### design.v
`default_nettype none
module as2650(
	input clk,
	input rst,
	input [7:0] bus_in,
	output [7:0] bus_out,
	output le_lo,
	output le_hi,
	output OEb,
	output WEb,
	output bus_dir,
	output IOC,
	output IOD,
	input [6:0] irqs,
	output flag,
	input sense,
	output reg [7:0] ext_io_addr,
	output reg io_bus_cyc,
	output reg io_bus_we,
	output reg [7:0] io_bus_out,
	input [7:0] io_bus_in,
	output [7:0] debug_psl,
	output [7:0] debug_psu,
	output [32:0] la_data_out,
	input wb_hidden_rom_enable,
	output reg cpu_hidden_rom_enable,
	output WE_ram
);
reg trap;
reg [7:0] irqs_latch;
wire [2:0] irq_num = irqs_latch[7] ? 3'h7 : (irqs_latch[6] ? 3'h6 : (irqs_latch[5] ? 3'h5 : (irqs_latch[4] ? 3'h4 : (irqs_latch[3] ? 3'h3 : (irqs_latch[2] ? 3'h2 : (irqs_latch[1] ? 3'h1 : 3'h0))))));
reg [7:0] regs [7:0];
reg [7:0] psu;
assign debug_psu = psu;
assign flag = psu[6];
reg [7:0] psl;
assign debug_psl = psl;
reg [15:0] stack [15:0];
wire [15:0] TOS = stack[psu[3:0] - 1];
reg [12:0] PC;
reg [2:0] page_reg; 
reg [11:0] ivectors_base;
reg [15:0] last_addr;
reg [3:0] cycle;
reg [7:0] insin;
reg [15:0] instruction_args_latch;
reg extend;
reg [1:0] warmup;
reg halted;
wire reset = rst || warmup;
reg indirect_cyc;
reg [1:0] indexed_cyc;
reg [15:0] indirect_target;
reg relative_cyc;
wire [7:0] instruction = cycle == FETCH ? bus_in : insin;
localparam FETCH = 0;
localparam PARAM1 = 1;
localparam PARAM2 = 2;
localparam DATA1 = 3;
localparam IO1 = 4;
localparam IO2 = 5;
localparam INVALID = 6;
localparam HALT = 7;
localparam EXT_IO1 = 8;
localparam EXT_IO2 = 9;
localparam EXT_IO3 = 10;
localparam EXT_IO4 = 11;
localparam INTERRUPT_ACTION1 = 12;
wire [7:0] reg_plus_1 = instr_reg_v + 1;
wire [7:0] reg_minus_1 = instr_reg_v - 1;
wire [1:0] index_control = extend ? 2'b11 : indexed_cyc;
wire [7:0] index = instr_reg_v;
wire is_data_fetch_cycle = relative_cyc || indirect_cyc || cycle == DATA1 || is_interrupt_cycle;
wire is_interrupt_cycle = cycle == INTERRUPT_ACTION1;
wire is_instr_fetch_cycle = (cycle == FETCH || cycle == PARAM1 || cycle == PARAM2) && !is_data_fetch_cycle;
wire le_lo_act = (is_instr_fetch_cycle || is_data_fetch_cycle) && (requested_addr[7:0] != last_addr[7:0] && requested_addr[15:8] == last_addr[15:8]) && !IO_cyc;
assign le_lo = le_lo_act && !reset;
wire le_hi_act = (is_instr_fetch_cycle || is_data_fetch_cycle) && (requested_addr[15:8] != last_addr[15:8]) && !IO_cyc;
assign le_hi = le_hi_act && !reset;
wire [15:0] requested_addr = (cycle == DATA1
								? (indirect_cyc || extend ? instruction_args_latch : {page_reg, instruction_args_latch[12:0]})
								: (is_instr_fetch_cycle ? {page_reg, PC} : (indirect_cyc || relative_cyc ? indirect_target : 0))
									+ (!is_instr_fetch_cycle && cycle == PARAM2 ? 1 : 0))
								+ (indexed_data1 ? index : 0);
wire write_cyc = cycle == DATA1 && is_store || (cycle == PARAM1 && relative_cyc && is_store);
assign OEb = !(((is_instr_fetch_cycle || is_data_fetch_cycle) && last_addr == requested_addr) || (IO_cyc && is_IO_READ)) || reset || write_cyc;
assign WE_ram = write_cyc && !reset && (last_addr == requested_addr);
assign WEb = !(write_cyc || (is_IO_WRITE && cycle == IO1)) || reset || (last_addr != requested_addr && !IO_cyc);
assign bus_out = is_IO_WRITE && IO_cyc ? instr_reg_v : (le_lo_act ? requested_addr[7:0] : (le_hi_act ? requested_addr[15:8] : alu_instr_reg));
assign bus_dir = !(!WEb || le_lo_act || le_hi_act || (is_IO_WRITE && IO_cyc)) || reset;
wire IO_cyc = cycle == IO1 || cycle == IO2;
assign IOC = IO_cyc && !insin[6];
assign IOD = IO_cyc && insin[6];
wire is_RETURN = (instruction[7:2] == 6'b000101 || instruction[7:2] == 6'b001101) && !extend;
wire is_DAR = instruction[7:2] == 6'b100101 && !extend;
wire is_CLR = instruction[7:2] == 6'h31 && !extend;
wire is_EXT = instruction == 8'hB7 && !extend;
wire is_HALT = instruction == 8'h40 && !extend;
wire is_NOP = instruction == 8'hC0 && !extend;
wire is_XCHG = instruction == 8'h91 && !extend;
wire is_MUL = instruction == 8'h90 && !extend;
wire is_ZBR = (instruction == 8'h9B || instruction == 8'hBB) && !extend;
wire is_BXA = (instruction == 8'h9F || instruction == 8'hBF) && !extend;
wire is_LPS = instruction[7:1] == 7'h49 && !extend;
wire is_SPS = instruction[7:1] == 7'h09 && !extend;
wire is_BRANCH = instruction[4:3] == 2'b11;
wire needs_param = (instruction[3:2] == 2'b01 || instruction[3:2] == 2'b10) && !is_RETURN && !is_DAR && !is_CLR && !is_EXT && !extend;
wire needs_2_param = instruction[3:2] == 2'b11 || (extend && instruction[3:2] == 2'b10);
wire is_indexed = ((instruction[3:2] == 2'b11 && instruction_args_latch[14:13] != 2'b00) && !is_BRANCH && !indirect_cyc && !extend) || (extend && (instruction[7:2] == 6'h03 || instruction[7:2] == 6'h33));
wire is_indirect_pre = (instruction[3:2] == 2'b10 || instruction[3:2] == 2'b11) && !indirect_cyc && !extend;
wire is_indirect_p1 = bus_in[7] && is_indirect_pre;
wire is_indirect_p2 = instruction_args_latch[15] && is_indirect_pre;
wire is_store = (instruction[7:4] == 4'hC && !is_NOP && !extend) || (instruction[7:3] == 5'h19 && extend);
wire is_COM = instruction[7:4] == 4'hE && !extend;
wire is_ALU_op = !instruction[4] && !is_store && !is_HALT && !is_COM && (!extend || instruction[3] == 1);
wire is_immediate = instruction[3:2] == 2'b01;
wire is_zero_reg = instruction[3:2] == 2'b00;
wire is_add_sub = instruction[7:5] == 3'h4 || instruction[7:5] == 3'h5;
wire is_relative = instruction[3:2] == 2'b10;
wire is_PUSH = instruction == 8'h10 && !extend;
wire is_POP = instruction == 8'h11 && !extend;
wire is_TPS = instruction[7:1] == 7'h5A && !extend;
wire is_CPS = instruction[7:1] == 7'h3A && !extend;
wire is_PPS = instruction[7:1] == 7'h3B && !extend;
wire is_RRR = instruction[7:2] == 6'h14 && !extend;
wire is_RRL = instruction[7:2] == 6'h34 && !extend;
wire is_TMI = instruction[7:2] == 6'h3D && !extend;
wire is_IO_READ = (instruction[7:2] == 6'h0C || instruction[7:2] == 6'h1C) && !extend;
wire is_IO_WRITE = (instruction[7:2] == 6'h2C || instruction[7:2] == 6'h3C) && !extend;
wire is_CPL = instruction[7:2] == 6'h38 && extend;
wire is_PSHS = instruction == 8'h10 && extend;
wire is_POPS = instruction == 8'h11 && extend;
wire is_SVB = instruction == 8'h12 && extend;
wire is_CHRP = instruction == 8'h13 && extend;
wire is_EXT_IO = (instruction[7:2] == 6'h15 || instruction[7:2] == 6'h35) && !extend;
wire is_TRAP = instruction == 8'h90 && extend;
wire is_CLRT = instruction == 8'h91 && extend;
wire is_LIR = instruction == 8'h92 && extend;
wire is_SIR = instruction == 8'h93 && extend;
wire [2:0] instr_reg_a = {psl[4], instruction[1:0]};
wire [7:0] instr_reg_v = regs[instr_reg_a];
wire [12:0] relative_eff_address_pre = PC + 1 + {bus_in[6], bus_in[6], bus_in[6], bus_in[6], bus_in[6], bus_in[6], bus_in[6:0]};
wire [15:0] relative_eff_address = {page_reg, relative_eff_address_pre};
wire is_CC_BRANCH = instruction[7:4] == 4'h1 || instruction[7:4] == 4'h3 || instruction[7:4] == 4'h9 || instruction[7:4] == 4'hB;
wire is_REG_BRANCH = !is_CC_BRANCH;
wire is_BRANCH_SUB = instruction[7:4] != 4'hF && instruction[5:4] == 2'b11;
wire [7:0] branch_compare_reg = instruction[7:4] == 4'hD ? reg_plus_1 : (instruction[7:4] == 4'hF ? reg_minus_1 : instr_reg_v);
wire should_branch = (is_CC_BRANCH && instruction[7] && psl[7:6] != instruction[1:0]) || (is_CC_BRANCH && !instruction[7] && instruction[1:0] == 2'b11) || (is_CC_BRANCH && !instruction[7] && psl[7:6] == instruction[1:0] || (is_REG_BRANCH && branch_compare_reg != 8'h00)) || is_ZBR || is_BXA;
wire [15:0] zbr_target = {(bus_in[6] ? 10'b0000000111 : 10'h000), bus_in[5:0]};
wire [2:0] r0_a = {psl[4], 2'b00};
wire [2:0] r1_a = {psl[4], 2'b01};
wire [2:0] r2_a = {psl[4], 2'b10};
wire [2:0] r3_a = {psl[4], 2'b11};
assign la_data_out = {halted, regs[r3_a], regs[r2_a], regs[r1_a], regs[r0_a]};
wire [15:0] mul_res = regs[r0_a] * regs[r1_a];
wire [7:0] rrr = psl[3] ? {psl[0], instr_reg_v[7:1]} : {instr_reg_v[0], instr_reg_v[7:1]};
wire [7:0] rrl = psl[3] ? {instr_reg_v[6:0], psl[0]} : {instr_reg_v[6:0], instr_reg_v[7]};
wire indexed_data1 = indexed_cyc && cycle == DATA1;
wire [7:0] alu_instr_reg = indexed_data1 ? regs[r0_a] : instr_reg_v;
wire [7:0] alu_input1 = is_zero_reg ? regs[r0_a] : alu_instr_reg;
wire [7:0] alu_input2 = is_zero_reg ? instr_reg_v : bus_in;
wire [2:0] alu_op = instruction[7:5];
reg [8:0] alu_next;
always @(*) begin
	case(alu_op)
		1: alu_next = {psl[0], alu_input1 ^ alu_input2};
		2: alu_next = {psl[0], alu_input1 & alu_input2};
		3: alu_next = {psl[0], alu_input1 | alu_input2};
		4: alu_next = {1'b0, alu_input1} + {1'b0, alu_input2} + {8'h00, (psl[3] && psl[0])};
		5: alu_next = {1'b0, alu_input1} + {1'b0, ~alu_input2} + {8'h00, (!psl[3] || psl[0])};
		default: alu_next = {psl[0], alu_input2};
	endcase
end
wire next_idc = alu_next[4] != alu_input1[4] ^ (instruction[7:5] == 5 ? ~alu_input2[4] : alu_input2[4]);
wire next_ovf = alu_input1[7] == alu_input2[7] && alu_next[7] != alu_input1[7];
always @(posedge clk) begin
	if(rst || (warmup != 0)) begin
		psl <= 8'h00;
		psu <= 8'h20;  
		cycle <= 4'h0;
		last_addr <= 16'hAAAA;
		insin <= 8'h00;
		instruction_args_latch <= 16'h0000;
		PC <= 13'h0000;
		extend <= 1'b0;
		warmup <= rst ? 2'b11 : warmup - 1;
		halted <= 1'b0;
		indirect_cyc <= 1'b0;
		indirect_target <= 16'h0000;
		relative_cyc <= 1'b0;
		regs[0] <= 8'h00;
		regs[1] <= 8'h00;
		regs[2] <= 8'h00;
		regs[3] <= 8'h00;
		regs[4] <= 8'h00;
		regs[5] <= 8'h00;
		regs[6] <= 8'h00;
		regs[7] <= 8'h00;
		indexed_cyc <= 2'b00;
		page_reg <= 3'b000;
		ivectors_base <= 12'h000;
		chirp_ptr <= 3'b000;
		ext_io_addr <= 8'h00;
		io_bus_cyc <= 1'b0;
		io_bus_we <= 1'b0;
		io_bus_out <= 8'h00;
		trap <= 1'b0;
		cpu_hidden_rom_enable <= wb_hidden_rom_enable;
	end else begin
		psu[7] <= sense;
		if(psl[4]) regs[3'b000] <= regs[3'b100];
		else regs[3'b100] <= regs[3'b000];
		if(le_lo_act) last_addr[7:0] <= requested_addr[7:0];
		if(le_hi_act) last_addr[15:8] <= requested_addr[15:8];
		if(cycle == FETCH) begin
			indirect_cyc <= 1'b0;
			relative_cyc <= 1'b0;
			indexed_cyc <= 2'b00;
			instruction_args_latch <= 16'h0000;
			if(last_addr == requested_addr) begin
				PC <= PC + 1;
				insin <= bus_in;
				if(is_LIR) begin
					instruction_args_latch <= {regs[r3_a], regs[r2_a]};
					cycle <= DATA1;
					extend <= 1'b0;
					insin <= 8'h0C;
				end else if(is_SIR) begin
					instruction_args_latch <= {regs[r3_a], regs[r2_a]};
					cycle <= DATA1;
					extend <= 1'b0;
					insin <= 8'hCC;
				end else if(needs_param || needs_2_param) begin
					if(is_BRANCH && !should_branch) begin
						PC <= PC + (needs_2_param ? 3 : 2);
						cycle <= FETCH;
						if(is_REG_BRANCH) regs[instr_reg_a] <= branch_compare_reg;
					end else cycle <= PARAM1;
				end else begin
					if(is_HALT) halted <= 1'b1;
					extend <= is_EXT;
					if(is_CPL) begin
						regs[instr_reg_a] <= ~instr_reg_v;
					end
					if(is_TRAP) begin
						trap <= 1'b1;
					end
					if(is_CLRT) begin
						trap <= 1'b0;
					end
					if(is_XCHG) begin
						regs[r0_a] <= regs[r1_a];
						regs[r1_a] <= regs[r0_a];
					end
					if(is_PUSH) begin
						stack[psu[3:0]] <= {regs[r1_a], regs[r0_a]};
						psu[3:0] <= psu[3:0] + 1;
					end
					if(is_POP) begin
						regs[r0_a] <= TOS[7:0];
						regs[r1_a] <= TOS[15:8];
						psu[3:0] <= psu[3:0] - 1;
					end
					if(is_PSHS) begin
						stack[psu[3:0]] <= {psu, psl};
						psu[3:0] <= psu[3:0] + 1;
					end
					if(is_POPS) begin
						psl <= TOS[7:0];
						psu <= {TOS[15:12], psu[3:0] - 4'b0001};
					end
					if(is_SVB) begin
						ivectors_base <= {regs[r1_a], regs[r0_a][7:4]};
					end
					if(is_CHRP) begin
						regs[r0_a] <= {1'b0, chirpchar};
						chirp_ptr <= chirp_ptr + 1;
						psl[7:6] <= 2'b01;
					end
					if(is_CLR) begin
						regs[instr_reg_a] <= 8'h00;
					end
					if(is_RETURN) begin
						if(instruction[1:0] == 2'b11 || instruction[1:0] == psl[7:6]) begin
							PC <= TOS[12:0];
							page_reg <= TOS[15:13];
							psu[3:0] <= psu[3:0] - 1;
							if(instruction[5]) psu[5] <= 1'b0;
						end
					end
					if(is_MUL) begin
						regs[r0_a] <= mul_res[7:0];
						regs[r1_a] <= mul_res[15:8];
						psl[7:6] <= mul_res > 32767 ? 'b10 : (mul_res != 0 ? 'b01 : 'b00);
					end
					if(is_COM && is_zero_reg) begin
						perform_compare(regs[r0_a], regs[instr_reg_a]);
					end else if(is_ALU_op && is_zero_reg) begin
						perform_alu_op(r0_a);
					end else if(is_store && !is_NOP && is_zero_reg) begin
						regs[instr_reg_a] <= regs[r0_a];
						set_cc_for(regs[r0_a]);
					end 
					if(is_DAR) begin
						regs[instr_reg_a] <= {regs[instr_reg_a][7:4] + (psl[0] ? 4'h0 : 4'hA), regs[instr_reg_a][3:0] + (psl[5] ? 4'h0 : 4'hA)};
					end 
					if(is_RRR) begin
						if(psl[3]) begin
							psl[0] <= instr_reg_v[0];
							psl[5] <= instr_reg_v[6];
						end
						set_cc_for(rrr);
						regs[instr_reg_a] <= rrr;
					end 
					if(is_RRL) begin
						if(psl[3]) begin
							psl[0] <= instr_reg_v[7];
							psl[5] <= instr_reg_v[4];
						end
						set_cc_for(rrl);
						regs[instr_reg_a] <= rrl;
					end
					if(is_LPS) begin
						if(instruction[0]) psl <= regs[r0_a];
						else psu <= regs[r0_a];
					end
					if(is_SPS) begin
						if(instruction[0]) begin
							regs[r0_a] <= psl;
							set_cc_for(psl);
						end else begin
							regs[r0_a] <= psu;
							set_cc_for(psu);
						end
					end
					cycle <= is_HALT ? HALT : (is_IO_READ || is_IO_WRITE ? IO1 : FETCH);
				end
			end
		end
		if(cycle == PARAM1) begin
			if(last_addr == requested_addr) begin
				if(is_instr_fetch_cycle) PC <= PC + 1;
				if(is_immediate || relative_cyc) begin
					if(is_store) begin
					end else if(is_ALU_op) begin
						perform_alu_op(instr_reg_a);
					end else begin
						if(is_TPS) begin
							if(((instruction[0] ? psl : psu) & bus_in) == bus_in) psl[7:6] <= 2'b00;
							else psl[7:6] <= 2'b01;
						end
						if(is_CPS) begin
							if(instruction[0]) psl <= psl & ~bus_in;
							else psu <= psu & ~bus_in;
						end
						if(is_PPS) begin
							if(instruction[0]) psl <= psl | bus_in;
							else psu <= psu | bus_in;
						end
						if(is_EXT_IO) begin
							ext_io_addr <= bus_in;
						end
						if(is_COM) begin
							perform_compare(alu_instr_reg, bus_in);
						end
						if(is_TMI) begin
							if((instr_reg_v & bus_in) == instr_reg_v) psl[7:6] <= 2'b00;
							else psl[7:6] <= 2'b01;
						end
					end
					cycle <= is_EXT_IO ? EXT_IO1 : FETCH;
					extend <= 1'b0;
					relative_cyc <= 1'b0;
				end else if(needs_2_param || indirect_cyc) begin
					cycle <= PARAM2;
				end else if(is_relative && is_indirect_p1) begin
					indirect_target <= is_ZBR ? zbr_target : relative_eff_address;
					indirect_cyc <= 1'b1;
				end else if(is_relative && !is_indirect_p1) begin
					if(is_BRANCH) begin
						if(is_ZBR) perform_branch(zbr_target);
						else perform_branch(relative_eff_address);
						extend <= 1'b0;
						cycle <= FETCH;
					end else begin
						relative_cyc <= 1'b1;
						indirect_target <= relative_eff_address;
					end
				end
				instruction_args_latch[15:8] <= bus_in;
			end
		end
		if(cycle == PARAM2) begin
			if(last_addr == requested_addr) begin
				if(is_instr_fetch_cycle) PC <= PC + 1;
				if(!indirect_cyc && instruction_args_latch[14:13] != 2'b00 && !is_BRANCH) begin
					indexed_cyc <= is_indexed ? instruction_args_latch[14:13] : 2'b00;
					regs[instr_reg_a] <= !is_indexed || instruction_args_latch[14:13] == 2'b11 || extend ? regs[instr_reg_a] : (instruction_args_latch[14:13] == 2'b01 ? reg_plus_1 : reg_minus_1);
				end
				if(is_indirect_p2 && !indirect_cyc) begin
					indirect_cyc <= 1'b1;
					indirect_target <= is_BRANCH ? {page_reg[2], instruction_args_latch[14:8], bus_in} : {page_reg, instruction_args_latch[12:8], bus_in};
					cycle <= PARAM1;
				end else if(is_BRANCH) begin
					if(instruction == 8'h1F) begin
						cpu_hidden_rom_enable <= 1'b0;
					end
					perform_branch((indirect_cyc || extend ? {instruction_args_latch[15:8], bus_in} : {page_reg[2], instruction_args_latch[14:8], bus_in}) + (is_BXA ? {8'h00, regs[r3_a]} : 16'h0000));
					cycle <= FETCH;
					extend <= 1'b0;
				end else cycle <= DATA1;
				instruction_args_latch[7:0] <= bus_in;
			end
		end
		if(cycle == DATA1) begin
			if(last_addr == requested_addr) begin
				indirect_cyc <= 1'b0;
				indexed_cyc <= 2'b00;
				instruction_args_latch <= 16'h0000;
				if(is_store) begin
				end else if(is_COM) begin
					perform_compare(alu_instr_reg, bus_in);
				end else if(is_ALU_op) begin
					perform_alu_op(indexed_data1 ? r0_a : instr_reg_a);
				end
				cycle <= FETCH;
				extend <= 1'b0;
			end
		end
		if(cycle == IO1) begin
			cycle <= IO2;
		end
		if(cycle == IO2) begin
			if(is_IO_READ) begin
				regs[instr_reg_a] <= bus_in;
				psl[7:6] <= bus_in > 127 ? 2'b10 : (bus_in == 0 ? 2'b00 : 2'b01);
			end
			cycle <= FETCH;
		end
		if(cycle == EXT_IO1) begin
			io_bus_cyc <= 1'b0;
			io_bus_out <= instr_reg_v;
			io_bus_we <= instruction[7];
			cycle <= EXT_IO2;
		end
		if(cycle == EXT_IO2) begin
			io_bus_cyc <= 1'b1;
			cycle <= EXT_IO3;
		end
		if(cycle == EXT_IO3) begin
			cycle <= EXT_IO4;
		end
		if(cycle == EXT_IO4) begin
			io_bus_cyc <= 1'b0;
			if(!instruction[7]) begin
				regs[instr_reg_a] <= io_bus_in;
				set_cc_for(io_bus_in);
			end
			io_bus_we <= 1'b0;
			cycle <= FETCH;
		end
		if(cycle == INTERRUPT_ACTION1) begin
			insin <= 8'h3F;
			indirect_cyc <= 1'b1;
			indirect_target <= {ivectors_base, irq_num, 1'b0};
			psu[5] <= 1'b1;
			cycle <= PARAM1;
		end
		if(cycle == HALT || (cycle == FETCH && last_addr != requested_addr)) begin
			if(irqs != 0 && !psu[5]) begin
				irqs_latch <= {irqs[6], irqs[5], irqs[4], trap, irqs[3], irqs[2], irqs[1], irqs[0]};
				cycle <= INTERRUPT_ACTION1;
			end
		end
	end
end
task set_cc_for(input [7:0] val);
	begin
		psl[7:6] <= val > 127 ? 'b10 : (val != 0 ? 'b01 : 'b00);
	end
endtask
task perform_alu_op(input [2:0] targ_reg);
	begin
		regs[targ_reg] <= alu_next[7:0];
		psl[0] <= alu_next[8];
		set_cc_for(alu_next[7:0]);
		if(is_add_sub) begin
			psl[5] <= next_idc;
			psl[2] <= next_ovf;
		end
	end
endtask
task perform_compare(input [7:0] in1, input [7:0] in2);
	begin
		if(in1 == in2) psl[7:6] <= 2'b00;
		else if(psl[1] || in1[7] == in2[7]) begin
			if(in1 > in2) psl[7:6] <= 2'b01;
			else if(in1 < in2) psl[7:6] <= 2'b10;
		end else psl[7:6] <= in1[7] ? 2'b10 : 2'b01;
	end
endtask
task perform_branch(input [15:0] target);
	begin
			if(is_BRANCH_SUB) begin
				stack[psu[3:0]] <= {page_reg, indirect_cyc || is_interrupt_cycle ? PC : PC + 13'h0001};
				psu[3:0] <= psu[3:0] + 1;
			end
			PC <= target[12:0];
			page_reg <= target[15:13];
			if(is_REG_BRANCH) regs[instr_reg_a] <= branch_compare_reg;
	end
endtask
reg [2:0] chirp_ptr;
reg [6:0] chirpchar;
always @(*) begin
	case(chirp_ptr)
		0: chirpchar = 7'h43;
		1: chirpchar = 7'h68;
		2: chirpchar = 7'h69;
		3: chirpchar = 7'h72;
		4: chirpchar = 7'h70;
		5: chirpchar = 7'h21;
		6: chirpchar = 13;
		7: chirpchar = 10;
	endcase
end
endmodule
### run.sh
#!/bin/bash
# the make line also repeats each setting of config.mk as NAME=value (left out here)
make -C /OpenROAD-flow-scripts/flow DESIGN_CONFIG=/design/flow/config.mk WORK_HOME=/design/flow/orfs CLKGATE_MAP_FILE= finish
### config.mk
export PLATFORM = sky130hd
export DESIGN_NAME = as2650
export DESIGN_NICKNAME = as2650
export VERILOG_FILES = /design/flow/design.v
export SDC_FILE = /design/flow/constraint.sdc
export NUM_CORES = 4
export LEC_CHECK = 0
export CAP_MARGIN = 20
export CORE_MARGIN = 2
export CORE_UTILIZATION = 60
export CTS_CLUSTER_SIZE = 98
export PLACE_DENSITY = 0.35
export SETUP_SLACK_MARGIN = 1.94
export SLEW_MARGIN = 20
### constraint.sdc
create_clock -name core_clock -period 8.11 [get_ports {clk}]
set_input_delay 1.6220 -clock core_clock [delete_from_list [all_inputs] [get_ports {clk}]]
set_output_delay 1.6220 -clock core_clock [all_outputs]
set_load 0.01 [all_outputs]
==> deck_impl_summary.md, run 1 <==
Key Metrics from the Run

Logic synthesis
  • # Cells Yosys: 3778
  • Count leader, synth: nor2_1
  • Largest cells by area: edfxtp_1 29%, dfxtp_1 8.6%, ha_1 4.7%
  • Most frequent cells after synthesis: 421 x nor2_1, 360 x nand2_1, 330 x edfxtp_1, 299 x a21oi_1, 205 x o21ai_0
  • Yosys simple share: 17.19%
  • Synthesized registers: 477
  • Synth unique cells: 92
  • Post-Syn Instances: 3778
  • Xor/xnor share: 3.558%
  • Sequential-to-total area share from yosys stat: 37.64%
  • Synth Cell Area: 34140 sq um
  • Post-synth top area cell: edfxtp_1
  • Prevailing post-synth register cell: edfxtp_1
  • Yosys warning total: 1
  • Yosys aoi share: 20.21%
  • Syn avg cell area: 9.038 sq um
  • Top logic family: AND-OR/OR-AND gates
  • Synth Net Count: 3976
  • Post-synthesis mux area share: 9.429%
  • Area reported by Yosys stat: 34140 sq um
  • Synth Area in Adders: 7.212%
  • Top-area cell share: 29.02%
  • Flip-flops with a built-in enable: 330
  • Synth async-reset ratio: 0%

Floorplan
  • IO Pins: 112
  • Die width: 242.6 um
  • Core Area: 56280 sq um
  • Chip area: 58830 sq um
  • Floorplan utilization: 60.67%
  • Die H: 242.6 um
  • Row count: 87

Clocking
  • Worst-case clock buffer depth: 3
  • Num CTS Buffers: 51
  • Hold buffer count at cts: 0
  • Htree depth: 2
  • Sink Count: 477
  • Clock root buffer: clkbuf_16

Place
  • Number of I/O port buffers: 111
  • Pre-CTS setup slack: -0.5939 ns
  • Post-DP Area: 38370 sq um
  • DP HPWL: 120.0 mm
  • RePlAce Congestion: 1.125

Outcome
  • Status: did not finish
  • Exit stage: global routing (5_1_grt)
==> repair_timing <==
| item | CTS |
|---|---|
| endpoints found under the setup margin | 780 |
| pin swaps | 58 |
| resized | 284 |
| cloned | 14 |
| buffers inserted | 72 |
==> through the flow <==
stage	instances	util, %	power, mW
floorplan	3778	-	2.955
CTS	4888	74.37	5.783
global placement	4708	68.17	3.213
detailed placement	4708	68.17	3.226
==> run 2: changes to the inputs <==
- CORE_UTILIZATION: 60 -> 49
- CTS_CLUSTER_SIZE: 98 -> unset
- PLACE_DENSITY: 0.35 -> unset
- SETUP_SLACK_MARGIN: 1.94 -> unset
- clock period: 8.11 -> 14.6 ns (I/O delays scaled with it)
==> run 2 against run 1 <==
Net effect:
- the run now finishes clean
- die area up 22%
- synthesized cell count unchanged
- area after synthesis stayed put
==> deck_impl_summary.md, run 2 <==
Implementation Results

Pwr
  • Pwr top: registers
  • Power Density: 81.51 nW/um^2
  • Sequential cell power: 1.45 mW
  • Clock Power: 1.37 mW
  • Net Switching: 0.8440 mW
  • Sw frac: 26.84%
  • Peak VDD IR: 0.0001114 V
  • Clk network pwr share: 43.5%
  • Int Pwr: 2.301 mW
  • Comb pwr share: 10.5%
  • P_leak: 13.70 nW
  • Comb power: 0.329 mW
  • Seq pwr share: 46.0%

Drt
  • Routed len/inst: 33.88 um
  • Routed via count: 34680
  • Drt initial violations: 5679
  • TritonRoute pass-1 iters: 7
  • Vias per Instance: 7.174
  • Final ANT Viol Nets: 0
  • Final wirelength: 163.8 mm
  • DRC Markers: 0

Logic synthesis
  • Largest cells by area: edfxtp_1 29%, dfxtp_1 8.6%, ha_1 4.7%
  • Yosys warning total: 1
  • Post-Syn Instances: 3778
  • Synth Net Count: 3976
  • Prevailing post-synth register cell: edfxtp_1
  • Top-area cell share: 29.02%
  • Xor/xnor share: 3.558%
  • Syn avg cell area: 9.038 sq um
  • Post-synthesis mux area share: 9.429%
  • Yosys simple share: 17.19%
  • Sequential-to-total area share from yosys stat: 37.64%
  • Synth Cell Area: 34140 sq um
  • Most frequent cells after synthesis: 421 x nor2_1, 360 x nand2_1, 330 x edfxtp_1, 299 x a21oi_1, 205 x o21ai_0
  • Synthesized registers: 477
  • Flip-flops with a built-in enable: 330
  • Synth async-reset ratio: 0%
  • # Cells Yosys: 3778
  • Top logic family: AND-OR/OR-AND gates
  • Post-synth top area cell: edfxtp_1
  • Synth Area in Adders: 7.212%
  • Area reported by Yosys stat: 34140 sq um
  • Count leader, synth: nor2_1
  • Synth unique cells: 92
  • Yosys aoi share: 20.21%

Clocking
  • Num CTS Buffers: 53
  • Worst-case clock buffer depth: 3
  • Post-CTS Setup Bufs: 0
  • Worst-path clk slew: 0.06 ns
  • PostCTS Resize Cnt: 0
  • CTS tree: done
  • Clock Latency Late Sink: 0.66 ns
  • Hold buffer count at cts: 0
  • Clock root buffer: clkbuf_16
  • Sink Count: 477
  • Htree depth: 2

Flow run
  • Tally of OpenROAD warnings: 51
  • Maxcap violations: 0

Worst setup path
  • Crit path capture: bus_out[4]
  • CP cell instances: clkdlybuf4s50_1 > mux2_2 > mux4_2 > mux2i_1 > buf_4 > clkinv_1 > buf_4 > nand2b_1 > inv_1 > ha_1 > a211oi_1 > o21a_1 > o31ai_1 > a311oi_1 > o31ai_1 > xor2_1 > o211a_1 > nand4_1 > nor3_1 > nand2_1 > nand2_1 > a21oi_1 > a41oi_1 > clkdlybuf4s50_1
  • Crit path depth: 24
  • CP arrival: 11.24 ns
  • Endpoint class of the critical path: primary output
  • RR Endpoint: stack[0][2]$_DFFE_PP_
  • Critical path's largest stage delay: 0.98 ns
  • WP data required: 11.68 ns
  • Crit-path slowest cell: nor3_1
  • Crit path buf inv count: 6
  • Worst setup startpoint: bus_in[0]
  • CP top delay family: AND-OR/OR-AND gates
  • Crit path kind: in2out
  • Worst Setup Start Kind: input pin
  • Worst R2R Setup Slack: 4.50 ns
  • Reg2reg start: cycle[0]$_DFF_P_
  • CP Max Fanout: 24
  • FF-to-FF path depth: 26

Outcome
  • Status: finished clean

Floorplan
  • Chip area: 71810 sq um
  • Core Area: 68830 sq um
  • IO Pins: 112
  • Die width: 268.0 um
  • Floorplan utilization: 49.61%
  • Row count: 96
  • Die H: 268.0 um

Layout
  • Filler Cells Inserted: 6123
  • Fin util: 56.05%
  • Final #Nets: 4054
  • Area grow syn2layout: 12.99%

STA
  • Fin crit period: 14.16 ns
  • Final setup violation count: 0
  • Setup TNS: 0 ns
  • Unrepaired setup endpoints after global routing: false
  • Setup Skew: 0.04794 ns
  • Slew Viols, Final: 0
  • Post-layout period usage: 97.01%
  • Worst Tran Pin Value: 1.333 ns
  • Worst rel slew slack: 11.17%
  • Hold Fails Final Rpt: 0
  • Max Fclk: 70.60 MHz

Hold path
  • HP Class: reg2reg
  • Hold path endpoint: cycle[10]$_DFF_P_
  • Hold Path Origin: cycle[5]$_DFF_P_
  • Min-Delay Path Depth: 1

Global routing
  • Total GRT Usage: 44.92%
  • Vias in the first global route: 32746
  • Wire length of the first global-routing pass: 231.7 mm
  • Overflow after GRT: 0
  • Largest net degree at the start of global routing: 54
  • Initial antenna violation count: 4

Place
  • RePlAce Congestion: 1.094
  • Number of I/O port buffers: 111
  • DP HPWL: 117.9 mm
run 2: per-layer routing:
metal  vias up  global-route usage [%]  part of all wire [%]
met5         -                       0                 0.015
met4         4                   29.32                   8.1
met3       737                   13.99                    14
met2      2938                   65.43                    41
met1     16760                   57.64                    37
li1      14241                       -                     -
run 2: stage by stage:
step           hold slack, ns  setup WS, ns  cell area (sq um)  power [mW]  std cells
2_1_floorplan          0.4088         3.543              34140       1.637       3778
3_3_place_gp           0.4394         1.123              36770       1.777       4730
3_5_place_dp           0.4500        0.8240              36770       1.781       4730
4_1_cts                0.4634        0.7494              38520       3.123       4827
5_1_grt                0.4782        0.1850              38570       3.199       4829
6_report               0.4600        0.4365              38580       3.145       4834
run 2: area by class of cell:
type                    count  area, sq um  share of cell area (%)
multi-input cells        2877        19840                   51.42
flip-flops and latches    477        12860                   33.33
repair buffers            265         2277                   5.903
clock buffers              67         1421                   3.684
well taps                 931         1165                   3.019
inverters                 182        684.4                   1.774
clock inverters            30        324.1                  0.8400
diodes                      5        12.51                 0.03243
==> run 3: changes to the inputs <==
- CORE_UTILIZATION: 49 -> 65
- CTS_CLUSTER_SIZE: unset -> 29
- HOLD_SLACK_MARGIN: unset -> 0.27
- MAX_ROUTING_LAYER: unset -> met4
- SETUP_SLACK_MARGIN: unset -> 2.32
- TNS_END_PERCENT: unset -> 5
- clock period: 14.6 -> 8.11 ns (I/O delays scaled with it)
==> run 3 against run 2 <==
Net effect:
- the flow now stops in global routing (5_1_grt)
- synthesized cell count did not move
- area after synthesis is the same
- die area fell by 24%
==> deck_impl_summary.md, run 3 <==
Key Metrics from the Run

Logic synthesis
  • Yosys warning total: 1
  • Synth unique cells: 92
  • Synth Cell Area: 34140 sq um
  • Area reported by Yosys stat: 34140 sq um
  • Synth Area in Adders: 7.212%
  • Syn avg cell area: 9.038 sq um
  • Count leader, synth: nor2_1
  • Sequential-to-total area share from yosys stat: 37.64%
  • Synth async-reset ratio: 0%
  • Synth Net Count: 3976
  • Yosys simple share: 17.19%
  • Most frequent cells after synthesis: 421 x nor2_1, 360 x nand2_1, 330 x edfxtp_1, 299 x a21oi_1, 205 x o21ai_0
  • Prevailing post-synth register cell: edfxtp_1
  • # Cells Yosys: 3778
  • Top logic family: AND-OR/OR-AND gates
  • Post-Syn Instances: 3778
  • Post-synthesis mux area share: 9.429%
  • Flip-flops with a built-in enable: 330
  • Largest cells by area: edfxtp_1 29%, dfxtp_1 8.6%, ha_1 4.7%
  • Yosys aoi share: 20.21%
  • Top-area cell share: 29.02%
  • Xor/xnor share: 3.558%
  • Synthesized registers: 477
  • Post-synth top area cell: edfxtp_1

Place
  • Number of I/O port buffers: 111
  • RePlAce Congestion: 1.199
  • Placed Cells incl. Taps: 4675
  • DP HPWL: 119.8 mm

Floorplan
  • Core Area: 51610 sq um
  • IO Pins: 112
  • Floorplan utilization: 66.15%
  • Die width: 233.2 um
  • Chip area: 54380 sq um
  • Row count: 83
  • Die H: 233.2 um

Clocking
  • Hold buffer count at cts: 0
  • Htree depth: 2
  • Num CTS Buffers: 50
  • Worst-case clock buffer depth: 3
  • Sink Count: 477
  • Clock root buffer: clkbuf_16

Global routing
  • Total GRT Usage: 83.16%
  • Overflow after GRT: 556

Outcome
  • Status: did not finish
  • Tool error: [ERROR GRT-0116] Global routing finished with congestion. Check the congestion regions in the DRC Viewer.
  • Exit stage: global routing (5_1_grt)
-- run 3: what timing repair did --
item | 4_1_cts
buffers inserted | 68
pin swaps | 36
gates resized | 208
setup endpoints to repair | 798
-- run 3: stage by stage --
stage | worst slack [ns] | util (%) | hold slack, ns | instance area (sq um)
floorplan | 0.7710 | - | 0.4088 | 34550
global placement | -0.4902 | 74.34 | 0.4425 | 38370
detailed placement | -0.6157 | 74.34 | 0.4494 | 38370
CTS | 0.2126 | 80.16 | 0.4731 | 41370
-- run 3: layer usage --
layer  GRT usage [%]  overflow
met1           83.57        39
met2           95.01       284
met3           70.46        53
met4           77.43       180
met5               -         -
==> run 4: changes to the inputs <==
- CORE_UTILIZATION: 65 -> 45
- CTS_CLUSTER_SIZE: 29 -> unset
- HOLD_SLACK_MARGIN: 0.27 -> unset
- MAX_ROUTING_LAYER: met4 -> unset
- SETUP_SLACK_MARGIN: 2.32 -> 1.57
- TNS_END_PERCENT: 5 -> unset
==> run 4 against run 3 <==
Net effect:
- now clean on timing, DRC and antenna
- area after synthesis did not move
- synthesized cell count did not move
- die area rose by 44%
==> deck_impl_summary.md, run 4 <==
Implementation Results

Worst setup path
  • RR Endpoint: last_addr[4]$_SDFFE_PN0P_
  • Cell repeated most along the worst path: buf_6
  • CP arrival: 6.39 ns
  • CP top delay family: AND-OR/OR-AND gates
  • Reg2reg start: cycle[0]$_DFF_P_
  • Endpoint class of the critical path: primary output
  • Crit path kind: in2out
  • Worst Setup Start Kind: input pin
  • Crit path capture: bus_out[6]
  • Crit path buf inv count: 8
  • CP Max Fanout: 7
  • Crit path depth: 25
  • Crit-path slowest cell: mux4_2
  • FF-to-FF path depth: 46
  • Critical path's largest stage delay: 0.44 ns
  • Worst R2R Setup Slack: 0.16 ns
  • Worst setup startpoint: bus_in[0]
  • WP data required: 6.49 ns

Clocking
  • Clock Latency Late Sink: 0.68 ns
  • Num CTS Buffers: 55
  • Clock root buffer: clkbuf_16
  • Htree depth: 2
  • Worst-path clk slew: 0.07 ns
  • Hold buffer count at cts: 0
  • CTS tree: done
  • Worst-case clock buffer depth: 3
  • Sink Count: 477

Hold path
  • Min-Delay Path Depth: 1
  • Hold path endpoint: cycle[10]$_DFF_P_
  • Hold Path Origin: cycle[5]$_DFF_P_
  • HP Class: reg2reg

Layout
  • Final #Nets: 4388
  • Non-filler cells, final: 5217
  • Flop area: 12860 sq um
  • Design area: 43100 sq um
  • Fin util: 57.03%
  • Area grow syn2layout: 26.22%
  • Logic cell area: 21170 sq um
  • Filler Cells Inserted: 6736

Logic synthesis
  • # Cells Yosys: 3778
  • Post-Syn Instances: 3778
  • Top logic family: AND-OR/OR-AND gates
  • Largest cells by area: edfxtp_1 29%, dfxtp_1 8.6%, ha_1 4.7%
  • Count leader, synth: nor2_1
  • Flip-flops with a built-in enable: 330
  • Top-area cell share: 29.02%
  • Yosys warning total: 1
  • Post-synth top area cell: edfxtp_1
  • Prevailing post-synth register cell: edfxtp_1
  • Synthesized registers: 477
  • Synth Area in Adders: 7.212%
  • Area reported by Yosys stat: 34140 sq um
  • Xor/xnor share: 3.558%
  • Synth unique cells: 92
  • Synth Cell Area: 34140 sq um
  • Yosys aoi share: 20.21%
  • Yosys simple share: 17.19%
  • Syn avg cell area: 9.038 sq um
  • Most frequent cells after synthesis: 421 x nor2_1, 360 x nand2_1, 330 x edfxtp_1, 299 x a21oi_1, 205 x o21ai_0
  • Synth Net Count: 3976
  • Synth async-reset ratio: 0%
  • Sequential-to-total area share from yosys stat: 37.64%
  • Post-synthesis mux area share: 9.429%

Drt
  • TritonRoute pass-1 iters: 7
  • Routed via count: 35247
  • Routed len/inst: 31.20 um
  • Final ANT Viol Nets: 0
  • Vias per Instance: 6.756
  • Final wirelength: 162.7 mm
  • Drt initial violations: 5177
  • DRC Markers: 0

Floorplan
  • Floorplan utilization: 45.18%
  • Die width: 279.5 um
  • Row count: 101
  • Die H: 279.5 um
  • IO Pins: 112
  • Core Area: 75570 sq um
  • Chip area: 78100 sq um

Pwr
  • Power Density: 135.1 nW/um^2
  • Clk network pwr share: 43.7%
  • Comb pwr share: 11.6%
  • Sw frac: 27.35%
  • Comb power: 0.673 mW
  • Net Switching: 1.592 mW
  • Clock Power: 2.54 mW
  • Total chip power: 5.821 mW
  • Pwr top: registers
  • Peak VDD IR: 0.0001643 V
  • P_leak: 15.83 nW
  • Int Pwr: 4.229 mW
  • Seq pwr share: 44.7%
  • Sequential cell power: 2.60 mW

Place
  • Number of I/O port buffers: 111
  • Pre-CTS setup slack: -0.6046 ns
  • RePlAce Congestion: 1.125
  • Placed Cells incl. Taps: 4975
  • Post-DP Area: 38880 sq um
  • DP HPWL: 116.0 mm

Global routing
  • Largest net degree at the start of global routing: 56
  • Initial antenna violation count: 4
  • Overflow after GRT: 0
  • Total GRT Usage: 40.64%
  • Wire length of the first global-routing pass: 231.2 mm
  • Vias in the first global route: 32922

STA
  • Post-layout period usage: 98.78%
  • Slew Viols, Final: 0
  • Setup TNS: 0 ns
  • Setup Skew: 0.06733 ns
  • Worst rel slew slack: 18.88%
  • Hold Fails Final Rpt: 0
  • Unrepaired setup endpoints after global routing: true
  • Fin crit period: 8.011 ns
  • Max Fclk: 124.8 MHz
  • Final worst slack: 0.09931 ns
  • Worst Tran Pin Value: 1.217 ns
  • Min Hold Slack: 0.4370 ns
  • Final setup violation count: 0

Flow run
  • Maxcap violations: 0
  • Tally of OpenROAD warnings: 54

Outcome
  • Status: finished clean
run 4: final cells by class:
cell class	instances	area share, %
well taps	978	2.839
inverters	182	1.626
multi-input cells	2879	49.11
clock buffers	71	3.458
clock inverters	30	0.7693
flip-flops and latches	477	29.84
repair buffers	595	12.33
diodes	5	0.02903
run 4: what timing repair did:
item,4_1_cts,5_1_grt
endpoints found under the setup margin,764,763
pin swaps,68,65
gates resized,249,111
buffers inserted,90,38
cloned,7,1
run 4: layer usage:
metal  vias up  wire (um)  track usage, %
met4         0      14420           27.77
met5         -          0               0
met2      2602      66940           58.92
li1      14933          -               -
met3       792      21070           12.64
met1     16920      60300           51.86
==> run 5: changes to the inputs <==
- CAP_MARGIN: 20 -> 0
- CORE_UTILIZATION: 45 -> 72
- CTS_CLUSTER_SIZE: unset -> 49
- SETUP_SLACK_MARGIN: 1.57 -> 3.03
- clock period: 8.11 -> 10.2 ns (I/O delays scaled with it)
==> run 5 against run 4 <==
Net effect:
- the flow now stops in global routing (5_1_grt)
- synthesized cell count is the same
- area after synthesis did not move
- die area shrank 37%
==> deck_impl_summary.md, run 5 <==
Key Metrics from the Run

Place
  • RePlAce Congestion: 1.363
  • Number of I/O port buffers: 111
  • Post-DP Area: 36450 sq um
  • DP HPWL: 103.0 mm

Clocking
  • Worst-case clock buffer depth: 3
  • Sink Count: 477
  • Clock root buffer: clkbuf_16
  • Num CTS Buffers: 50
  • Htree depth: 2

Logic synthesis
  • # Cells Yosys: 3778
  • Largest cells by area: edfxtp_1 29%, dfxtp_1 8.6%, ha_1 4.7%
  • Synth Net Count: 3976
  • Synth async-reset ratio: 0%
  • Yosys warning total: 1
  • Area reported by Yosys stat: 34140 sq um
  • Top-area cell share: 29.02%
  • Flip-flops with a built-in enable: 330
  • Xor/xnor share: 3.558%
  • Synth Area in Adders: 7.212%
  • Synthesized registers: 477
  • Yosys aoi share: 20.21%
  • Synth unique cells: 92
  • Post-Syn Instances: 3778
  • Sequential-to-total area share from yosys stat: 37.64%
  • Most frequent cells after synthesis: 421 x nor2_1, 360 x nand2_1, 330 x edfxtp_1, 299 x a21oi_1, 205 x o21ai_0
  • Count leader, synth: nor2_1
  • Syn avg cell area: 9.038 sq um
  • Post-synth top area cell: edfxtp_1
  • Prevailing post-synth register cell: edfxtp_1
  • Synth Cell Area: 34140 sq um
  • Yosys simple share: 17.19%
  • Post-synthesis mux area share: 9.429%
  • Top logic family: AND-OR/OR-AND gates

Floorplan
  • Chip area: 49180 sq um
  • Die width: 221.8 um
  • IO Pins: 112
  • Row count: 79
  • Floorplan utilization: 73.18%
  • Die H: 221.8 um
  • Core Area: 46650 sq um

Global routing
  • Total GRT Usage: 69.45%
  • Overflow after GRT: 59

Outcome
  • Exit stage: global routing (5_1_grt)
  • Tool error: [ERROR GRT-0116] Global routing finished with congestion. Check the congestion regions in the DRC Viewer.
  • Status: did not finish
run 5: what timing repair did:
item / in CTS
gates cloned: 4
hold buffers: 0
endpoints found under the hold margin: 0
setup buffers: 50
pin swaps: 40
endpoints found under the setup margin: 779
resized: 181
run 5: per-layer routing:
metal / overflow / track usage (%)
met5: 0 / 20.33
met1: 0 / 72.83
met2: 28 / 88.09
met4: 30 / 63.75
met3: 1 / 50.21
run 5: per-stage QoR:
stage | setup slack, ns | std cells
after floorplan | 2.025 | 3778
after global placement | 0.1457 | 4389
after detailed placement | 0.002647 | 4389
after CTS | 1.665 | 4536
==> run 6: changes to the inputs <==
- ABC_AREA: unset -> 0
- CAP_MARGIN: 0 -> 20
- CTS_CLUSTER_DIAMETER: unset -> 138
- CTS_CLUSTER_SIZE: 49 -> 33
- GPL_TIMING_DRIVEN: unset -> 0
- PLACE_DENSITY_LB_ADDON: unset -> 0.14
- SETUP_SLACK_MARGIN: 3.03 -> -1.09
- clock period: 10.2 -> 21.7 ns (I/O delays scaled with it)
==> run 6 against run 5 <==
Net effect:
- synthesized cell count is the same
- the run again fails in global routing (5_1_grt)
- area after synthesis stayed put
- die area did not move
==> deck_impl_summary.md, run 6 <==
Key Metrics from the Run

Logic synthesis
  • Synth unique cells: 92
  • Post-Syn Instances: 3778
  • Most frequent cells after synthesis: 421 x nor2_1, 360 x nand2_1, 330 x edfxtp_1, 299 x a21oi_1, 205 x o21ai_0
  • Yosys warning total: 1
  • Top-area cell share: 29.02%
  • Yosys aoi share: 20.21%
  • Synth Net Count: 3976
  • Area reported by Yosys stat: 34140 sq um
  • Synth Cell Area: 34140 sq um
  • # Cells Yosys: 3778
  • Synthesized registers: 477
  • Syn avg cell area: 9.038 sq um
  • Post-synthesis mux area share: 9.429%
  • Post-synth top area cell: edfxtp_1
  • Prevailing post-synth register cell: edfxtp_1
  • Yosys simple share: 17.19%
  • Synth async-reset ratio: 0%
  • Xor/xnor share: 3.558%
  • Synth Area in Adders: 7.212%
  • Top logic family: AND-OR/OR-AND gates
  • Largest cells by area: edfxtp_1 29%, dfxtp_1 8.6%, ha_1 4.7%
  • Count leader, synth: nor2_1
  • Sequential-to-total area share from yosys stat: 37.64%
  • Flip-flops with a built-in enable: 330

Place
  • DP HPWL: 121.9 mm
  • Pre-CTS setup slack: 3.732 ns
  • Placed Cells incl. Taps: 4531
  • Number of I/O port buffers: 111
  • RePlAce Congestion: 1.284

Clocking
  • Post-CTS Setup Bufs: 0
  • Htree depth: 1
  • Sink Count: 477
  • Num CTS Buffers: 19
  • PostCTS Resize Cnt: 0
  • Hold buffer count at cts: 0
  • Worst-case clock buffer depth: 3
  • Clock root buffer: clkbuf_16

Global routing
  • Total GRT Usage: 73.69%
  • Overflow after GRT: 65

Outcome
  • Tool error: [ERROR GRT-0116] Global routing finished with congestion. Check the congestion regions in the DRC Viewer.
  • Status: did not finish
  • Exit stage: global routing (5_1_grt)

Floorplan
  • Chip area: 49180 sq um
  • Floorplan utilization: 73.18%
  • Row count: 79
  • Die H: 221.8 um
  • IO Pins: 112
  • Die width: 221.8 um
  • Core Area: 46650 sq um
[run 6: through the flow]
| step | instance area, sq um | power (mW) | util, % |
|---|---|---|---|
| floorplan | 34140 | 1.101 | - |
| global placement | 36010 | 1.180 | 77.19 |
| detailed placement | 36500 | 1.187 | 78.24 |
| CTS | 37080 | 1.640 | 79.48 |
[run 6: routing by layer]
| layer | GRT overflow | global-route usage, % |
|---|---|---|
| met5 | 0 | 27.37 |
| met4 | 33 | 69.29 |
| met3 | 1 | 57.55 |
| met2 | 26 | 89.11 |
| met1 | 5 | 77.02 |
==> run 7: changes to the inputs <==
- ABC_AREA: 0 -> unset
- CAP_MARGIN: 20 -> 0
- CELL_PAD_IN_SITES_DETAIL_PLACEMENT: unset -> 0
- CORE_ASPECT_RATIO: unset -> 1.12
- CORE_UTILIZATION: 72 -> 54
- CTS_CLUSTER_DIAMETER: 138 -> unset
- CTS_CLUSTER_SIZE: 33 -> unset
- GPL_TIMING_DRIVEN: 0 -> 1
- MAX_ROUTING_LAYER: unset -> met4
- MIN_ROUTING_LAYER: unset -> met1
- PLACE_DENSITY_LB_ADDON: 0.14 -> 0.27
- SETUP_SLACK_MARGIN: -1.09 -> 0.98
- SLEW_MARGIN: 20 -> 15
- clock period: 21.7 -> 8.11 ns (I/O delays scaled with it)
==> run 7 against run 6 <==
Net effect:
- now clean on timing, DRC and antenna
- synthesized cell count unchanged
- die area increased by 33%
- area after synthesis unchanged
==> deck_impl_summary.md, run 7 <==
Implementation Results

Outcome
  • Status: finished clean

STA
  • Fin crit period: 7.767 ns
  • Unrepaired setup endpoints after global routing: true
  • Final worst slack: 0.3435 ns
  • Max Fclk: 128.8 MHz
  • Min Hold Slack: 0.4718 ns
  • Final setup violation count: 0
  • Worst rel slew slack: 12.76%
  • Worst Tran Pin Value: 1.272 ns
  • Hold Fails Final Rpt: 0
  • Post-layout period usage: 95.76%
  • Setup TNS: 0 ns
  • Slew Viols, Final: 0
  • Setup Skew: 0.04390 ns

Clocking
  • Htree depth: 2
  • CTS tree: done
  • Clock root buffer: clkbuf_16
  • Sink Count: 477
  • Clock Latency Late Sink: 0.67 ns
  • Worst-case clock buffer depth: 3
  • Worst-path clk slew: 0.07 ns
  • Hold buffer count at cts: 0
  • Num CTS Buffers: 52

Global routing
  • Initial antenna violation count: 20
  • Total GRT Usage: 46.59%
  • Met2 Track Usage GR: 63.64%
  • Largest net degree at the start of global routing: 52
  • Vias in the first global route: 32618
  • Wire length of the first global-routing pass: 218.0 mm
  • M1 GR Usage: 52.79%
  • GRT Max-Usage Layer: met2
  • Overflow after GRT: 0
  • GRT met3 Usage: 20.13%

Worst setup path
  • Cell repeated most along the worst path: buf_6
  • Worst Setup Start Kind: input pin
  • Endpoint class of the critical path: primary output
  • Crit-path slowest cell: mux4_2
  • RR Endpoint: psl[6]$_SDFF_PN0_
  • Critical path's largest stage delay: 0.43 ns
  • CP top delay family: AND-OR/OR-AND gates
  • Reg2reg start: cycle[0]$_DFF_P_
  • Crit path buf inv count: 6
  • Worst R2R Setup Slack: 1.14 ns
  • CP cell instances: buf_6 > buf_6 > mux2_4 > buf_12 > mux4_2 > mux2i_2 > nor2_2 > ha_4 > o21ai_4 > o21a_1 > o31ai_4 > buf_4 > a21oi_2 > nand3b_1 > o31ai_4 > xor2_1 > o211a_1 > nand4_1 > or3_4 > buf_6 > o211ai_1 > o211ai_1 > o21ai_1 > buf_2
  • WP data required: 6.49 ns
  • CP arrival: 6.14 ns
  • FF-to-FF path depth: 25
  • CP Max Fanout: 8
  • Worst setup startpoint: bus_in[0]
  • Crit path capture: bus_out[0]
  • Crit path depth: 24
  • Crit path kind: in2out

Place
  • RePlAce Congestion: 1.201
  • Pre-CTS setup slack: -0.4168 ns
  • Placed Cells incl. Taps: 4791
  • Post-DP Area: 38010 sq um
  • DP HPWL: 109.3 mm
  • Number of I/O port buffers: 111

Layout
  • Design area: 40640 sq um
  • Non-filler cells, final: 4954
  • Fin util: 65.02%
  • Area grow syn2layout: 19.02%
  • Final #Nets: 4242

Logic synthesis
  • Yosys aoi share: 20.21%
  • Sequential-to-total area share from yosys stat: 37.64%
  • Synth Cell Area: 34140 sq um
  • Synth Net Count: 3976
  • Flip-flops with a built-in enable: 330
  • Yosys warning total: 1
  • Xor/xnor share: 3.558%
  • Syn avg cell area: 9.038 sq um
  • Post-Syn Instances: 3778
  • Synth Area in Adders: 7.212%
  • Top logic family: AND-OR/OR-AND gates
  • # Cells Yosys: 3778
  • Area reported by Yosys stat: 34140 sq um
  • Post-synth top area cell: edfxtp_1
  • Synthesized registers: 477
  • Largest cells by area: edfxtp_1 29%, dfxtp_1 8.6%, ha_1 4.7%
  • Most frequent cells after synthesis: 421 x nor2_1, 360 x nand2_1, 330 x edfxtp_1, 299 x a21oi_1, 205 x o21ai_0
  • Post-synthesis mux area share: 9.429%
  • Count leader, synth: nor2_1
  • Top-area cell share: 29.02%
  • Yosys simple share: 17.19%
  • Synth unique cells: 92
  • Synth async-reset ratio: 0%
  • Prevailing post-synth register cell: edfxtp_1

Pwr
  • Peak VDD IR: 0.0002399 V
  • Comb pwr share: 10.6%
  • Power Density: 143.5 nW/um^2
  • Net Switching: 1.532 mW
  • Sequential cell power: 2.60 mW
  • Clk network pwr share: 44.7%
  • Int Pwr: 4.298 mW
  • Total chip power: 5.830 mW
  • Pwr top: clock
  • Seq pwr share: 44.7%
  • Comb power: 0.616 mW
  • Sw frac: 26.28%
  • P_leak: 14.82 nW
  • Clock Power: 2.61 mW

Drt
  • Routed len/inst: 30.54 um
  • Final ANT Viol Nets: 0
  • Final wirelength: 151.3 mm
  • Routed via count: 34875
  • Vias per Instance: 7.040
  • DRC Markers: 0
  • Drt initial violations: 5603
  • TritonRoute pass-1 iters: 10

Floorplan
  • Chip area: 65260 sq um
  • Floorplan utilization: 54.63%
  • Die H: 270.1 um
  • IO Pins: 112
  • Row count: 97
  • Die width: 241.6 um
  • Core Area: 62500 sq um

Flow run
  • Tally of OpenROAD warnings: 54
  • Maxcap violations: 0

Hold path
  • Min-Delay Path Depth: 1
  • Hold Path Origin: cycle[5]$_DFF_P_
  • HP Class: reg2reg
  • Hold path endpoint: cycle[10]$_DFF_P_
run 7: final cells by class:
| cell class | instances | area, sq um |
|---|---|---|
| Clock buffer | 68 | 1455 |
| Antenna cell | 26 | 65.06 |
| Multi-Input combinational cell | 2877 | 20380 |
| Sequential cell | 477 | 12860 |
| Tap cell | 841 | 1052 |
| Inverter | 182 | 690.7 |
| Fill cell | 5044 | 21860 |
| Timing Repair Buffer | 454 | 3717 |
| Clock inverter | 29 | 414.1 |
run 7: timing repair:
| item | 4_1_cts | 5_1_grt |
|---|---|---|
| endpoints found under the setup margin | 599 | 659 |
| gates resized | 86 | 74 |
| setup buffers | 26 | 11 |
| pin swaps | 14 | 26 |
run 7: routing by layer:
metal / wire length (um) / up-vias
met5: 0 / -
met2: 61230 / 2976
met1: 50850 / 16245
met4: 16060 / 0
met3: 23160 / 984
li1: - / 14670
==> run 8: changes to the inputs <==
- CAP_MARGIN: 0 -> 40
- CELL_PAD_IN_SITES_DETAIL_PLACEMENT: 0 -> unset
- CORE_ASPECT_RATIO: 1.12 -> unset
- CORE_UTILIZATION: 54 -> 72
- CTS_CLUSTER_SIZE: unset -> 84
- GPL_TIMING_DRIVEN: 1 -> unset
- MAX_ROUTING_LAYER: met4 -> unset
- MIN_ROUTING_LAYER: met1 -> unset
- PLACE_DENSITY_LB_ADDON: 0.27 -> 0.22
- SETUP_SLACK_MARGIN: 0.98 -> 2.94
- SLEW_MARGIN: 15 -> 20
- clock period: 8.11 -> 10.2 ns (I/O delays scaled with it)
==> run 8 against run 7 <==
Net effect:
- the flow now stops in global routing (5_1_grt)
- die area is 25% lower
- area after synthesis unchanged
- synthesized cell count unchanged
==> deck_impl_summary.md, run 8 <==
Key Metrics from the Run

Logic synthesis
  • Synth unique cells: 92
  • # Cells Yosys: 3778
  • Yosys simple share: 17.19%
  • Count leader, synth: nor2_1
  • Syn avg cell area: 9.038 sq um
  • Post-synth top area cell: edfxtp_1
  • Synthesized registers: 477
  • Sequential-to-total area share from yosys stat: 37.64%
  • Post-Syn Instances: 3778
  • Synth async-reset ratio: 0%
  • Yosys warning total: 1
  • Yosys aoi share: 20.21%
  • Synth Net Count: 3976
  • Top logic family: AND-OR/OR-AND gates
  • Synth Cell Area: 34140 sq um
  • Xor/xnor share: 3.558%
  • Post-synthesis mux area share: 9.429%
  • Synth Area in Adders: 7.212%
  • Largest cells by area: edfxtp_1 29%, dfxtp_1 8.6%, ha_1 4.7%
  • Most frequent cells after synthesis: 421 x nor2_1, 360 x nand2_1, 330 x edfxtp_1, 299 x a21oi_1, 205 x o21ai_0
  • Prevailing post-synth register cell: edfxtp_1
  • Top-area cell share: 29.02%
  • Area reported by Yosys stat: 34140 sq um
  • Flip-flops with a built-in enable: 330

Floorplan
  • Die H: 221.8 um
  • Row count: 79
  • Floorplan utilization: 73.18%
  • IO Pins: 112
  • Core Area: 46650 sq um
  • Die width: 221.8 um
  • Chip area: 49180 sq um

Outcome
  • Status: did not finish
  • Tool error: [ERROR GRT-0116] Global routing finished with congestion. Check the congestion regions in the DRC Viewer.
  • Exit stage: global routing (5_1_grt)

Place
  • DP HPWL: 102.9 mm
  • RePlAce Congestion: 1.376
  • Placed Cells incl. Taps: 4400
  • Number of I/O port buffers: 111
  • Post-DP Area: 36530 sq um

Clocking
  • Hold buffer count at cts: 0
  • Num CTS Buffers: 50
  • Htree depth: 2
  • Clock root buffer: clkbuf_16
  • Worst-case clock buffer depth: 3
  • Sink Count: 477

Global routing
  • Overflow after GRT: 350
  • Total GRT Usage: 78.32%
==> run 8: timing repair <==
| action | in CTS |
|---|---|
| endpoints found under the setup margin | 777 |
| setup buffers | 106 |
| pin swaps | 60 |
| endpoints found under the hold margin | 0 |
| gates resized | 336 |
| cloned | 15 |
==> run 8: metal layers <==
metal	GRT usage, %	GRT overflow
met1	80.23	14
met4	72.65	130
met2	92.00	172
met5	39.78	5
met3	66.26	29
==> run 8: stage by stage <==
step | hold WS (ns) | utilization (%) | worst slack (ns) | power (mW)
after floorplan | 0.4088 | - | 2.025 | 2.348
after global placement | 0.4417 | 78.14 | 0.4803 | 2.504
after CTS | 0.4628 | 86.59 | 1.698 | 4.506
after detailed placement | 0.4489 | 78.30 | 0.2700 | 2.520
==> run 9: changes to the inputs <==
- ABC_AREA: unset -> 1
- CAP_MARGIN: 40 -> 30
- CELL_PAD_IN_SITES_DETAIL_PLACEMENT: unset -> 1
- CORE_ASPECT_RATIO: unset -> 0.71
- CTS_CLUSTER_DIAMETER: unset -> 231
- CTS_CLUSTER_SIZE: 84 -> unset
- GPL_TIMING_DRIVEN: unset -> 1
- MAX_ROUTING_LAYER: unset -> met5
- MIN_ROUTING_LAYER: unset -> met1
- PLACE_DENSITY_LB_ADDON: 0.22 -> 0.04
- SETUP_SLACK_MARGIN: 2.94 -> unset
- SLEW_MARGIN: 20 -> 15
- clock period: 10.2 -> 12.1 ns (I/O delays scaled with it)
==> run 9 against run 8 <==
Net effect:
- the flow stops in detailed placement (3_5_place_dp)
- synthesized cell count grew 25%
- die area is 2.3% higher
- area after synthesis grew 2.3%
==> deck_impl_summary.md, run 9 <==
Key Metrics from the Run

Logic synthesis
  • Prevailing post-synth register cell: edfxtp_1
  • Synth Area in Adders: 7.050%
  • Xor/xnor share: 2.232%
  • Synth Cell Area: 34920 sq um
  • Post-synthesis mux area share: 0.8025%
  • Count leader, synth: nand2_1
  • Syn avg cell area: 7.391 sq um
  • Area reported by Yosys stat: 34920 sq um
  • Synth async-reset ratio: 0%
  • Largest cells by area: edfxtp_1 28%, nand2_1 11%, dfxtp_1 8.4%
  • Yosys warning total: 1
  • Post-synth top area cell: edfxtp_1
  • Post-Syn Instances: 4725
  • Synth unique cells: 71
  • Synthesized registers: 477
  • Sequential-to-total area share from yosys stat: 36.80%
  • Yosys simple share: 24.71%
  • Most frequent cells after synthesis: 1033 x nand2_1, 545 x nor2_1, 505 x inv_1, 400 x o21ai_0, 330 x edfxtp_1
  • Top-area cell share: 28.37%
  • Synth Net Count: 4923
  • Yosys aoi share: 19.79%
  • Flip-flops with a built-in enable: 330
  • # Cells Yosys: 4725
  • Top logic family: simple AND/OR/NAND/NOR gates

Place
  • Number of I/O port buffers: 111
  • RePlAce Congestion: 1.194

Outcome
  • Exit stage: detailed placement (3_5_place_dp)
  • Tool error: [ERROR DPL-0033] detailed placement checks failed during check placement.
  • Status: did not finish

Floorplan
  • Floorplan utilization: 73.48%
  • Die H: 189.6 um
  • IO Pins: 112
  • Core Area: 47530 sq um
  • Row count: 67
  • Chip area: 50310 sq um
  • Die width: 265.4 um
==> run 9: stage by stage <==
stage / std cells / power (mW)
global placement: 5339 / 2.187
floorplan: 4725 / 2.023
==> run 10: changes to the inputs <==
- ABC_AREA: 1 -> unset
- CAP_MARGIN: 30 -> 20
- CELL_PAD_IN_SITES_DETAIL_PLACEMENT: 1 -> unset
- CORE_ASPECT_RATIO: 0.71 -> unset
- CORE_UTILIZATION: 72 -> 40
- CTS_CLUSTER_DIAMETER: 231 -> unset
- GPL_TIMING_DRIVEN: 1 -> 0
- MAX_ROUTING_LAYER: met5 -> unset
- MIN_ROUTING_LAYER: met1 -> unset
- PLACE_DENSITY_LB_ADDON: 0.04 -> 0.02
- SLEW_MARGIN: 15 -> 20
- clock period: 12.1 -> 16.0 ns (I/O delays scaled with it)
==> run 10 against run 9 <==
Net effect:
- now fails the layout checks on setup timing
- synthesized cell count decreased by 20%
- area after synthesis fell by 2.2%
- die area rose by 74%
==> deck_impl_summary.md, run 10 <==
Implementation Results

Outcome
  • Status: failed layout checks
  • Failing Checks: setup timing

Logic synthesis
  • Post-synth top area cell: edfxtp_1
  • Synth unique cells: 92
  • Synth Area in Adders: 7.212%
  • Syn avg cell area: 9.038 sq um
  • Post-Syn Instances: 3778
  • Yosys aoi share: 20.21%
  • Most frequent cells after synthesis: 421 x nor2_1, 360 x nand2_1, 330 x edfxtp_1, 299 x a21oi_1, 205 x o21ai_0
  • Largest cells by area: edfxtp_1 29%, dfxtp_1 8.6%, ha_1 4.7%
  • Count leader, synth: nor2_1
  • Post-synthesis mux area share: 9.429%
  • Yosys warning total: 1
  • Prevailing post-synth register cell: edfxtp_1
  • Yosys simple share: 17.19%
  • # Cells Yosys: 3778
  • Synth Net Count: 3976
  • Sequential-to-total area share from yosys stat: 37.64%
  • Synth async-reset ratio: 0%
  • Area reported by Yosys stat: 34140 sq um
  • Synth Cell Area: 34140 sq um
  • Xor/xnor share: 3.558%
  • Top-area cell share: 29.02%
  • Flip-flops with a built-in enable: 330
  • Synthesized registers: 477
  • Top logic family: AND-OR/OR-AND gates

Global routing
  • Total GRT Usage: 40.62%
  • Overflow after GRT: 0
  • Vias in the first global route: 31669
  • Wire length of the first global-routing pass: 249.5 mm
  • Initial antenna violation count: 4
  • Largest net degree at the start of global routing: 19

Worst setup path
  • Cell repeated most along the worst path: a21oi_1
  • Critical path's largest stage delay: 0.97 ns
  • Crit-path slowest cell: clkdlybuf4s50_1
  • Worst setup startpoint: bus_in[0]
  • Worst Setup Start Kind: input pin
  • CP top delay family: buffers and inverters
  • Crit path kind: in2out
  • Endpoint class of the critical path: primary output
  • CP Max Fanout: 10
  • FF-to-FF path depth: 24
  • CP arrival: 12.87 ns
  • Crit path depth: 24
  • CP cell instances: clkdlybuf4s50_1 > mux2_2 > buf_1 > mux2i_1 > mux2i_1 > clkinv_1 > nand2b_1 > inv_1 > ha_1 > a211oi_1 > o21a_1 > nor2_1 > a21oi_1 > xnor2_1 > xor2_1 > nor4_1 > clkbuf_1 > buf_1 > or3_1 > clkbuf_1 > nor2_1 > a21oi_1 > a21oi_1 > clkdlybuf4s50_1
  • Worst R2R Setup Slack: 4.68 ns
  • WP data required: 12.80 ns
  • RR Endpoint: ext_io_addr[7]$_SDFFE_PN0P_
  • Crit path capture: bus_out[1]
  • Crit path buf inv count: 8
  • Reg2reg start: psl[4]$_SDFF_PN0_

STA
  • Max Fclk: 62.21 MHz
  • Slew Viols, Final: 0
  • Fin crit period: 16.07 ns
  • Hold Fails Final Rpt: 0
  • Final worst slack: -0.07469 ns
  • Setup Skew: 0.04658 ns
  • Worst Tran Pin Value: 1.308 ns
  • Final setup violation count: 2
  • Unrepaired setup endpoints after global routing: false
  • Post-layout period usage: 100.5%
  • Worst rel slew slack: 12.79%

Floorplan
  • Row count: 107
  • Floorplan utilization: 40.23%
  • Die width: 296.2 um
  • Die H: 296.2 um
  • Chip area: 87710 sq um
  • IO Pins: 112
  • Core Area: 84880 sq um

Clocking
  • Sink Count: 477
  • Htree depth: 2
  • CTS tree: done
  • Worst-path clk slew: 0.06 ns
  • Clock Latency Late Sink: 0.68 ns
  • Worst-case clock buffer depth: 3
  • Post-CTS Setup Bufs: 0
  • Num CTS Buffers: 56
  • Clock root buffer: clkbuf_16

Pwr
  • Net Switching: 0.8248 mW
  • Sw frac: 27.90%
  • Seq pwr share: 44.7%
  • Pwr top: registers
  • Peak VDD IR: 0.0001048 V
  • Int Pwr: 2.132 mW
  • Sequential cell power: 1.32 mW
  • Power Density: 75.16 nW/um^2
  • P_leak: 13.62 nW
  • Clk network pwr share: 44.8%
  • Comb pwr share: 10.6%
  • Comb power: 0.313 mW
  • Clock Power: 1.32 mW

Place
  • Pre-CTS setup slack: -0.5703 ns
  • DP HPWL: 138.8 mm
  • Number of I/O port buffers: 111
  • Placed Cells incl. Taps: 5061
  • RePlAce Congestion: 1.057

Drt
  • DRC Markers: 0
  • Drt initial violations: 4786
  • Final wirelength: 180.8 mm
  • Routed len/inst: 34.98 um
  • Vias per Instance: 6.613
  • Routed via count: 34181
  • TritonRoute pass-1 iters: 6
  • Final ANT Viol Nets: 0

Hold path
  • Hold Path Origin: cycle[5]$_DFF_P_
  • HP Class: reg2reg
  • Hold path endpoint: cycle[10]$_DFF_P_
  • Min-Delay Path Depth: 1

Layout
  • Area grow syn2layout: 15.22%
  • Fin util: 46.35%
  • Filler Cells Inserted: 8490
  • Non-filler cells, final: 5169
  • Final #Nets: 4174

Flow run
  • Tally of OpenROAD warnings: 51
  • Maxcap violations: 0
[run 10: metal layers]
layer / vias up / GRT usage [%] / part of all wire (%)
met2: 2311 / 59.24 / 42
met3: 571 / 8.132 / 11
met1: 16778 / 55.44 / 40
met5: - / 0 / 0.016
li1: 14517 / - / -
met4: 4 / 24.65 / 7.5
[run 10: final cells by class]
class                      count  area (sq um)  share of cell area, %
timing repair buffer         140          1439                  3.658
antenna                        1         2.502               0.006361
sequential                   477         12850                  32.67
clock buffer                  72          1572                  3.995
buffer                       242         964.7                  2.452
multi-input combinational   2877         20070                  51.02
tap                         1144          1431                  3.638
clock inverter                34         324.1                 0.8237
inverter                     182         683.2                  1.737
[run 10: timing repair]
| item | CTS | global route |
|---|---|---|
| setup endpoints to repair | 11 | 10 |
| pin swaps | 0 | 0 |
| gates resized | 10 | 5 |
| hold buffers | 0 | 0 |
| hold endpoints to repair | 0 | 0 |
[run 10: metrics by stage]
step	hold WS, ns	area (sq um)	TNS (ns)	power (mW)
floorplan	0.4088	34140	0	1.494
global placement	0.4373	36690	-4.716	1.634
detailed placement	0.4379	37380	-4.140	1.639
CTS	0.4510	39310	0	2.951
global route	0.4894	39340	0	3.017
finish	0.4534	39340	-0.1439	2.957
Power and IR drop assume default switching activity.
